Design mem_ram, start of the top module:
module mem_ram (input clk, wren, 
                input [3:0] d11,input [3:0] d12,input [3:0] d13,input [3:0] d14,input [3:0] d15,input [3:0] d16,input [3:0] d17,input [3:0]d18,
					 input [3:0] d21,input [3:0] d22,input [3:0] d23,input [3:0] d24,input [3:0] d25,input [3:0] d26,input [3:0] d27,input [3:0]d28,
					 input [3:0] d31,input [3:0] d32,input [3:0] d33,input [3:0] d34,input [3:0] d35,input [3:0] d36,input [3:0] d37,input [3:0]d38,
					 input [3:0] d41,input [3:0] d42,input [3:0] d43,input [3:0] d44,input [3:0] d45,input [3:0] d46,input [3:0] d47,input [3:0]d48,
					 input [3:0] r1,input [3:0] r2,
					 input [3:0] r3,input [3:0] r4,
					 output [11:0] w_sum11,
					 output [11:0] w_sum12,
					 output [11:0] w_sum13,
					 output [11:0] w_sum14,
					 output [11:0] w_sum15,
					 output [11:0] w_sum16,
					 output [11:0] w_sum17,
					 output [11:0] w_sum18
					 );
Size: roughly 2200 cells after synthesis, about 130 flip-flops, roughly 240 I/O pins, roughly 0.022 mm^2 of cells after synthesis.
clock: 7.09 ns
lec_check: 0
cap_margin: 15
core_margin: 2
core_utilization: 70
cts_cluster_diameter: 38
cts_cluster_size: 34
slew_margin: 20
run.sh (not shown) runs the stock make flow with config.mk's settings and CLKGATE_MAP_FILE=.
The baseline finished with negative setup slack left.
Next try:
CAP_MARGIN = 20   (was 15)
CORE_UTILIZATION = 17   (was 70)
CTS_CLUSTER_DIAMETER = unset   (was 38)
CTS_CLUSTER_SIZE = unset   (was 34)
clock period = 11.4 ns   (was 7.09 ns; I/O delays follow)
Now the flow finished with timing, DRC and antenna clean.
Hold slack is better by 0.72 ns.
Critical path depth decreases by 2.
Synthesized cell count is unchanged.
Clock-buffer cell count stays the same.
Final cell count rose by 33%.
Area after synthesis is unchanged.
Worst setup slack gets better by 2.4 ns.
Next try:
CORE_UTILIZATION = 40   (was 17)
clock period = 9.71 ns   (was 11.4 ns; I/O delays follow)
After rerunning:
- The changed run completed without violations
- wire length fell by 21%
- final cell count fell by 24%
- global-route usage rose by 9.3 points
- final area fell by 3.9%
- utilization rose by 27 points
- area after synthesis stays the same
- worst setup slack loses 0.88 ns
Next try:
HOLD_SLACK_MARGIN = 0.07   (was unset)
clock period = 5.6 ns   (was 9.71 ns; I/O delays follow)
Outcome: This time the run completed and failed the layout checks on negative setup slack. Global-route usage rises by 3.9 points. Wire length rises by a quarter to a third. Setup slack degrades by 1.6 ns. Cell count rises by roughly a tenth. Design area rises by about a fifth. Non-clock buffer count rises by 318. Critical path depth does not change.

========
Setup of build 9:
Starting RTL as in the previous note.
==> flow/config.mk <==
export PLATFORM = sky130hd
export DESIGN_NAME = mem_ram
export DESIGN_NICKNAME = mem_ram
export VERILOG_FILES = /design/flow/design.v
export SDC_FILE = /design/flow/constraint.sdc
export NUM_CORES = 4
export LEC_CHECK = 0
export CAP_MARGIN = 20
export CELL_PAD_IN_SITES_GLOBAL_PLACEMENT = 3
export CORE_MARGIN = 2
export CORE_UTILIZATION = 18
export HOLD_SLACK_MARGIN = 0.07
export SETUP_SLACK_MARGIN = 0.31
export SLEW_MARGIN = 35
==> flow/constraint.sdc <==
create_clock -name core_clock -period 12.6 [get_ports {clk}]
set_input_delay 2.5200 -clock core_clock [delete_from_list [all_inputs] [get_ports {clk}]]
set_output_delay 2.5200 -clock core_clock [all_outputs]
set_load 0.01 [all_outputs]
Build 9: PASS, flow complete, no timing, DRC or antenna violations
> inputs changed (build 9 -> build 43)
==> flow/config.mk <==
export PLATFORM = sky130hd
export DESIGN_NAME = mem_ram
export DESIGN_NICKNAME = mem_ram
export VERILOG_FILES = /design/flow/design.v
export SDC_FILE = /design/flow/constraint.sdc
export NUM_CORES = 4
export LEC_CHECK = 0
export CAP_MARGIN = 20
export CORE_MARGIN = 2
export CORE_UTILIZATION = 68
export CTS_CLUSTER_SIZE = 36
export SLEW_MARGIN = 30
==> flow/constraint.sdc <==
create_clock -name core_clock -period 6.89 [get_ports {clk}]
set_input_delay 1.3780 -clock core_clock [delete_from_list [all_inputs] [get_ports {clk}]]
set_output_delay 1.3780 -clock core_clock [all_outputs]
set_load 0.01 [all_outputs]
## What came out
- The final report for build 43 shows a completed flow and a layout that fails verification, specifically setup timing.
- Cmp build 43 and build 9 / number of tap cells added at floorplan / higher: build 9
- w_sum13[9] as the capture point of the worst path was reported by build 9, and w_sum11[10] by build 43.
- Design area (build 43 over build 9): increase, 9.0%
- Build 43 improves on build 9 in die size.
- Build 43: total antenna diodes in the routed design 1 above build 9
- Build 43 ended up with a higher via count than build 9 did.
- Measured against build 9, the final cell count without fillers of build 43 comes out at 0.76 times the reference value.
- Comparing build 43 and build 9, required time of the critical path is higher on build 9.
- In the reports for build 43 and build 9, the smaller global-route wire length before repair belongs to build 9.
The following lists how build 7 was set up differently from build 43:
==> flow/config.mk <==
export PLATFORM = sky130hd
export DESIGN_NAME = mem_ram
export DESIGN_NICKNAME = mem_ram
export VERILOG_FILES = /design/flow/design.v
export SDC_FILE = /design/flow/constraint.sdc
export NUM_CORES = 4
export LEC_CHECK = 0
export ABC_AREA = 1
export CAP_MARGIN = 20
export CORE_MARGIN = 2
export CORE_UTILIZATION = 71
export CTS_CLUSTER_SIZE = 99
export SLEW_MARGIN = 20
==> flow/constraint.sdc <==
create_clock -name core_clock -period 11.4 [get_ports {clk}]
set_input_delay 2.2800 -clock core_clock [delete_from_list [all_inputs] [get_ports {clk}]]
set_output_delay 2.2800 -clock core_clock [all_outputs]
set_load 0.01 [all_outputs]
[summary]
Build 7 closes out successfully: all stages finished, all timing, DRC and antenna checks passed.
Sort build 7 and build 43 by non-filler instance count after layout, ascending, and build 43 comes first.
Looking only at area fraction in compound gates after synthesis, and setting everything else aside, the higher value of build 7 and build 43 goes to build 43.
A worst setup path endpoint of w_sum18[6] is what build 7 shows, while w_sum11[10] belongs to build 43.
Compared with build 43, build 7 shows area of placed instances that has gone down by a few percent.
#### Input delta (build 16 over build 7)
-- flow/config.mk --
<<< build 7, line 9
export CAP_MARGIN = 20
export CORE_MARGIN = 2
export CORE_UTILIZATION = 71
export CTS_CLUSTER_SIZE = 99
export SLEW_MARGIN = 20
>>> build 16, line 9
export CAP_MARGIN = 20
export CORE_MARGIN = 2
export CORE_UTILIZATION = 65
export CTS_CLUSTER_SIZE = 99
export SLEW_MARGIN = 20
export TNS_END_PERCENT = 15
==> flow/constraint.sdc <==
create_clock -name core_clock -period 5.79 [get_ports {clk}]
set_input_delay 1.1580 -clock core_clock [delete_from_list [all_inputs] [get_ports {clk}]]
set_output_delay 1.1580 -clock core_clock [all_outputs]
set_load 0.01 [all_outputs]
==> comparison <==
- In build 16 the implementation completed, yet the final layout does not meet the checks, the culprit being setup timing.
- Diff build 7 -> build 16: setup slack of the critical path after layout lower; multi-input logic portion of the cell area decreased by 3.6 points relative to the old numbers; worst hold slack moved down; worst slack at placement decreased 2.61 ns.
- Build 16: number of clock-tree buffers in the layout is 2 higher than what build 7 reported.
- Run comparison: build 7 beginning of the critical path r3[1]; build 16 beginning of the critical path r3[3]

========
wip/quartz:
Starting RTL as in the previous note.
==> flow/config.mk <==
export PLATFORM = sky130hd
export DESIGN_NAME = mem_ram
export DESIGN_NICKNAME = mem_ram
export VERILOG_FILES = /design/flow/design.v
export SDC_FILE = /design/flow/constraint.sdc
export NUM_CORES = 4
export LEC_CHECK = 0
export CAP_MARGIN = 20
export CORE_MARGIN = 2
export CORE_UTILIZATION = 56
export CTS_CLUSTER_DIAMETER = 110
export CTS_CLUSTER_SIZE = 33
export GPL_TIMING_DRIVEN = 0
export MIN_ROUTING_LAYER = met1
export PLACE_DENSITY = 0.93
export SETUP_SLACK_MARGIN = 1.15
export SLEW_MARGIN = 20
export TNS_END_PERCENT = 5
==> flow/constraint.sdc <==
create_clock -name core_clock -period 7.25 [get_ports {clk}]
set_input_delay 1.4500 -clock core_clock [delete_from_list [all_inputs] [get_ports {clk}]]
set_output_delay 1.4500 -clock core_clock [all_outputs]
set_load 0.01 [all_outputs]
[wip/quartz] flow finished | final checks: failed | reasons: setup timing
Relative to wip/quartz, the following input files were edited for wip/sierra:
--- a/flow/config.mk
+++ b/flow/config.mk
@@ -10,7 +10 @@
-export CORE_UTILIZATION = 56
-export CTS_CLUSTER_DIAMETER = 110
-export CTS_CLUSTER_SIZE = 33
-export GPL_TIMING_DRIVEN = 0
-export MIN_ROUTING_LAYER = met1
-export PLACE_DENSITY = 0.93
-export SETUP_SLACK_MARGIN = 1.15
+export CORE_UTILIZATION = 58
@@ -18 +11,0 @@
-export TNS_END_PERCENT = 5
==> flow/constraint.sdc <==
create_clock -name core_clock -period 5.43 [get_ports {clk}]
set_input_delay 1.0860 -clock core_clock [delete_from_list [all_inputs] [get_ports {clk}]]
set_output_delay 1.0860 -clock core_clock [all_outputs]
set_load 0.01 [all_outputs]
--- outcome ---
wip/sierra finished all stages; layout check result: FAIL, due to setup timing. Layout checks on wip/quartz: not met. Flow itself completed; violations: setup timing. wip/quartz → wip/sierra: worst max-slew margin expressed relative to the limit shrank by 32 points, global-route usage shrank by 3.2 points, routed wire length shrank by 15%. wip/sierra vs wip/quartz — count of cell instances traversed by the critical path dropped 1.
Modified inputs, wip/violet compared to wip/sierra
--- a/flow/config.mk
+++ b/flow/config.mk
@@ -10 +10,3 @@
-export CORE_UTILIZATION = 58
+export CORE_UTILIZATION = 61
+export CTS_CLUSTER_SIZE = 74
+export MAX_ROUTING_LAYER = met4
==> flow/constraint.sdc <==
create_clock -name core_clock -period 5.35 [get_ports {clk}]
set_input_delay 1.0700 -clock core_clock [delete_from_list [all_inputs] [get_ports {clk}]]
set_output_delay 1.0700 -clock core_clock [all_outputs]
set_load 0.01 [all_outputs]
--- outcome ---
- wip/violet ran in full, but the layout does not pass; the checks complain about setup timing.
- There was hardly any difference in worst hold slack between wip/sierra and wip/violet.
- [wip/violet] global-route met2 utilization rose 3.1 points relative to wip/sierra
- wip/violet ended up with a higher longest individual stage delay on the worst path than wip/sierra did.
- Cmp wip/violet vs wip/sierra: vertical die dimension lower in wip/violet
- wip/violet — core outline area 5.4% lower, wip/sierra as reference
- In wip/violet, the chip footprint came out 0.0019 mm2 below the value in wip/sierra.
- In the tables for wip/violet and wip/sierra, arrival time reported for the critical path endpoint reads lower with wip/sierra.
- Summary of wip/violet over wip/sierra: number of cells in the design after placement lost 32.
diff inputs: wip/violet => wip/willow
--- a/flow/config.mk
+++ b/flow/config.mk
@@ -10,3 +10 @@
-export CORE_UTILIZATION = 61
-export CTS_CLUSTER_SIZE = 74
-export MAX_ROUTING_LAYER = met4
+export CORE_UTILIZATION = 66
==> flow/constraint.sdc <==
create_clock -name core_clock -period 6.6 [get_ports {clk}]
set_input_delay 1.3200 -clock core_clock [delete_from_list [all_inputs] [get_ports {clk}]]
set_output_delay 1.3200 -clock core_clock [all_outputs]
set_load 0.01 [all_outputs]
==> comparison <==
- wip/willow finished all stages; however, its layout fails the closing checks, the failures being setup timing.
- Delta (wip/willow minus wip/violet): full die area fell 7.4%; relative area change from synthesis to final layout fell 6.5 points; final standard cell area without fillers fell 4.6%; layout filler cell count fell 22%; maximum fanout encountered on the critical timing path fell 2.
